==> inputs of run a <==
Design mips_single_cycle, start of the top module:
module mips_single_cycle 
(rst, clk, inst_adr, inst, data_adr, data_in,
 data_out, mem_read, mem_write);
  input rst, clk;
  output [31:0] inst_adr;
  input  [31:0] inst;
  output [31:0] data_adr;
  input  [31:0] data_in;
  output [31:0] data_out;
  output mem_read, mem_write;
  wire reg_dst, mem_to_reg, alu_src,
   pc_src, reg_write, zero,jalSel,wRsel,jSel,pcSel;
  wire [2:0] alu_ctrl;
  datapath DP(  
    clk, rst, inst_adr, inst, data_adr,
    data_out, data_in ,reg_dst, mem_to_reg, alu_src, 
    pc_src, alu_ctrl, reg_write,
    zero, jalSel, wRsel, jSel, pcSel
            );
  controller CU(  
    inst[31:26], inst[5:0], zero, reg_dst,
     mem_to_reg, reg_write, alu_src,
      mem_read, mem_write, pc_src, alu_ctrl,
       jSel, wRsel, jalSel, pcSel
                );
endmodule
make LEC_CHECK=0 CAP_MARGIN=20 CORE_MARGIN=2 CORE_UTILIZATION=45 SLEW_MARGIN=20 finish   # period 10.8 ns
run.sh (not shown) runs the stock make flow with config.mk's settings and CLKGATE_MAP_FILE=.
==> inputs of run b, as changes to run a <==
Settings changed: CORE_UTILIZATION 45 to 72, CTS_CLUSTER_DIAMETER set to 347, CTS_CLUSTER_SIZE set to 10, PLACE_DENSITY set to 0.42, SETUP_SLACK_MARGIN set to 1.39, TNS_END_PERCENT set to 40.
==> flow/constraint.sdc (replaced) <==
create_clock -name core_clock -period 5.71 [get_ports {clk}]
set_input_delay 1.1420 -clock core_clock [delete_from_list [all_inputs] [get_ports {clk}]]
set_output_delay 1.1420 -clock core_clock [all_outputs]
set_load 0.01 [all_outputs]
==> inputs of run c, as changes to run a <==
Settings changed: ABC_AREA set to 0, CAP_MARGIN 20 to 25, CELL_PAD_IN_SITES_DETAIL_PLACEMENT set to 0, CORE_UTILIZATION 45 to 62, CTS_CLUSTER_DIAMETER set to 23, CTS_CLUSTER_SIZE set to 81, GPL_ROUTABILITY_DRIVEN set to 0, GPL_TIMING_DRIVEN set to 0, MAX_ROUTING_LAYER set to met5, PLACE_DENSITY_LB_ADDON set to 0.01.
==> flow/constraint.sdc (replaced) <==
create_clock -name core_clock -period 13.4 [get_ports {clk}]
set_input_delay 2.6800 -clock core_clock [delete_from_list [all_inputs] [get_ports {clk}]]
set_output_delay 2.6800 -clock core_clock [all_outputs]
set_load 0.01 [all_outputs]
==> comparison <==
Run c ran to the end with violations: setup timing. Run a passed the timing, design-rule and antenna checks. Run b stopped in global routing (5_1_grt) (GRT-0116). In run c the first-iteration DRC count is higher than in run a, by about 90%. Total power: run c is higher than run a (21%). In run c the clock skew is higher than in run a, by 41 ps. Of run a and run c, run c has the higher non-clock buffer count (gap 254). Between run a and run c, the lower clock-buffer cell count is in run a (gap 220). Between run a and run c, the lower critical path depth is in run a (gap 6). Between run a and run b, the lower die area is in run b (gap about 60%, measured against run b). Against run a, the clock power of run c is higher by 90%. In synthesized cell count, run a and run c do not differ.


==> 06-27 <==
mips_single_cycle again, from the RTL that the note above started with.
make LEC_CHECK=0 CAP_MARGIN=20 CORE_MARGIN=2 CORE_UTILIZATION=66 CTS_CLUSTER_SIZE=38 HOLD_SLACK_MARGIN=0.29 MAX_ROUTING_LAYER=met4 SETUP_SLACK_MARGIN=2.05 SLEW_MARGIN=20 finish   # period 8.79 ns
==> 03-16: changes against 06-27 <==
ABC_AREA = 1   (was default)
CORE_UTILIZATION = 70   (was 66)
CTS_CLUSTER_SIZE = default   (was 38)
HOLD_SLACK_MARGIN = default   (was 0.29)
MAX_ROUTING_LAYER = default   (was met4)
SETUP_SLACK_MARGIN = default   (was 2.05)
==> flow/constraint.sdc (replaced) <==
create_clock -name core_clock -period 6.18 [get_ports {clk}]
set_input_delay 1.2360 -clock core_clock [delete_from_list [all_inputs] [get_ports {clk}]]
set_output_delay 1.2360 -clock core_clock [all_outputs]
set_load 0.01 [all_outputs]
==> 08-02: changes against 06-27 <==
CORE_UTILIZATION = 40   (was 66)
CTS_CLUSTER_SIZE = default   (was 38)
HOLD_SLACK_MARGIN = default   (was 0.29)
MAX_ROUTING_LAYER = default   (was met4)
SETUP_SLACK_MARGIN = default   (was 2.05)
==> flow/constraint.sdc (replaced) <==
create_clock -name core_clock -period 11.0 [get_ports {clk}]
set_input_delay 2.2000 -clock core_clock [delete_from_list [all_inputs] [get_ports {clk}]]
set_output_delay 2.2000 -clock core_clock [all_outputs]
set_load 0.01 [all_outputs]
==> notes <==
- 06-27 passed the timing, design-rule and antenna checks. 08-02 completed with no timing, DRC or antenna violations. 03-16 did not get past global routing (5_1_grt) with GRT-0232.
- Die size: 03-16 < 06-27 < 08-02.
- In 08-02 the total power is lower than in 06-27, by 27%.
- In 08-02 the sequential power is lower than in 06-27, by about 20%.
- Between 06-27 and 08-02, the lower via count is in 08-02 (gap about 18%, measured against 08-02).
- In 08-02 the worst setup slack is better than in 06-27, by 0.21 ns.
- Of 06-27 and 08-02, 06-27 has the higher core utilization (gap 35 points).
- Between 06-27 and 08-02, the lower wire length is in 08-02 (gap about 16%, measured against 08-02).
- Of 06-27 and 08-02, 08-02 has the higher register-to-register slack (gap 1.7 ns).
- In 08-02 the worst hold slack is lower than in 06-27, by 0.022 ns.
==> figures <==
|  | 08-02 | 06-27 | 03-16 |
|---|---|---|---|
| Post-route antenna net violation count | 0 | 0 | - |
| TritonCTS clock tree | built | built | - |
| Relative max-transition margin | 0.1701 | 0.2340 | - |
| Number of non-clock inverters in the layout | 117 | 117 | - |
| Post-Synth AOI/OAI Area | 0.07050 | 0.07050 | 0.1768 |
| Number of logged tool warnings | 90 | 96 | - |
| Startpoint of the worst-slack reg-to-reg timing path | DP.RF.register_file[12][0] | DP.RF.register_file[10][9] | - |
| Leakage dissipation | 24.48 nW | 27.32 nW | - |
| Via count | 45391 | 53535 | - |
| Result of the run | complete, no violations | complete, no violations | stopped before the end |
| Last stage reached | - | - | global routing (5_1_grt) |
| Type of the most critical hold path | reg -> reg | reg -> reg | - |
| Layout clock buffers | 141 | 130 | - |
| Combined area of the multi-input logic cells | 28350 µm² | 29600 µm² | - |
| Ratio of layout area to synthesized area | 1.1408x | 1.2196x | - |
| Met2 Routed Length | 111100 µm | 113100 µm | - |
| Per-cell routed wire length | 33.35 µm | 40.42 µm | - |
| Total of endpoints with negative setup slack in the final report | 0 | 0 | - |
| Largest power group | registers | registers | - |
| Combinational cell fraction of total power | 0.226 | 0.288 | - |
Power and IR drop assume default switching activity.
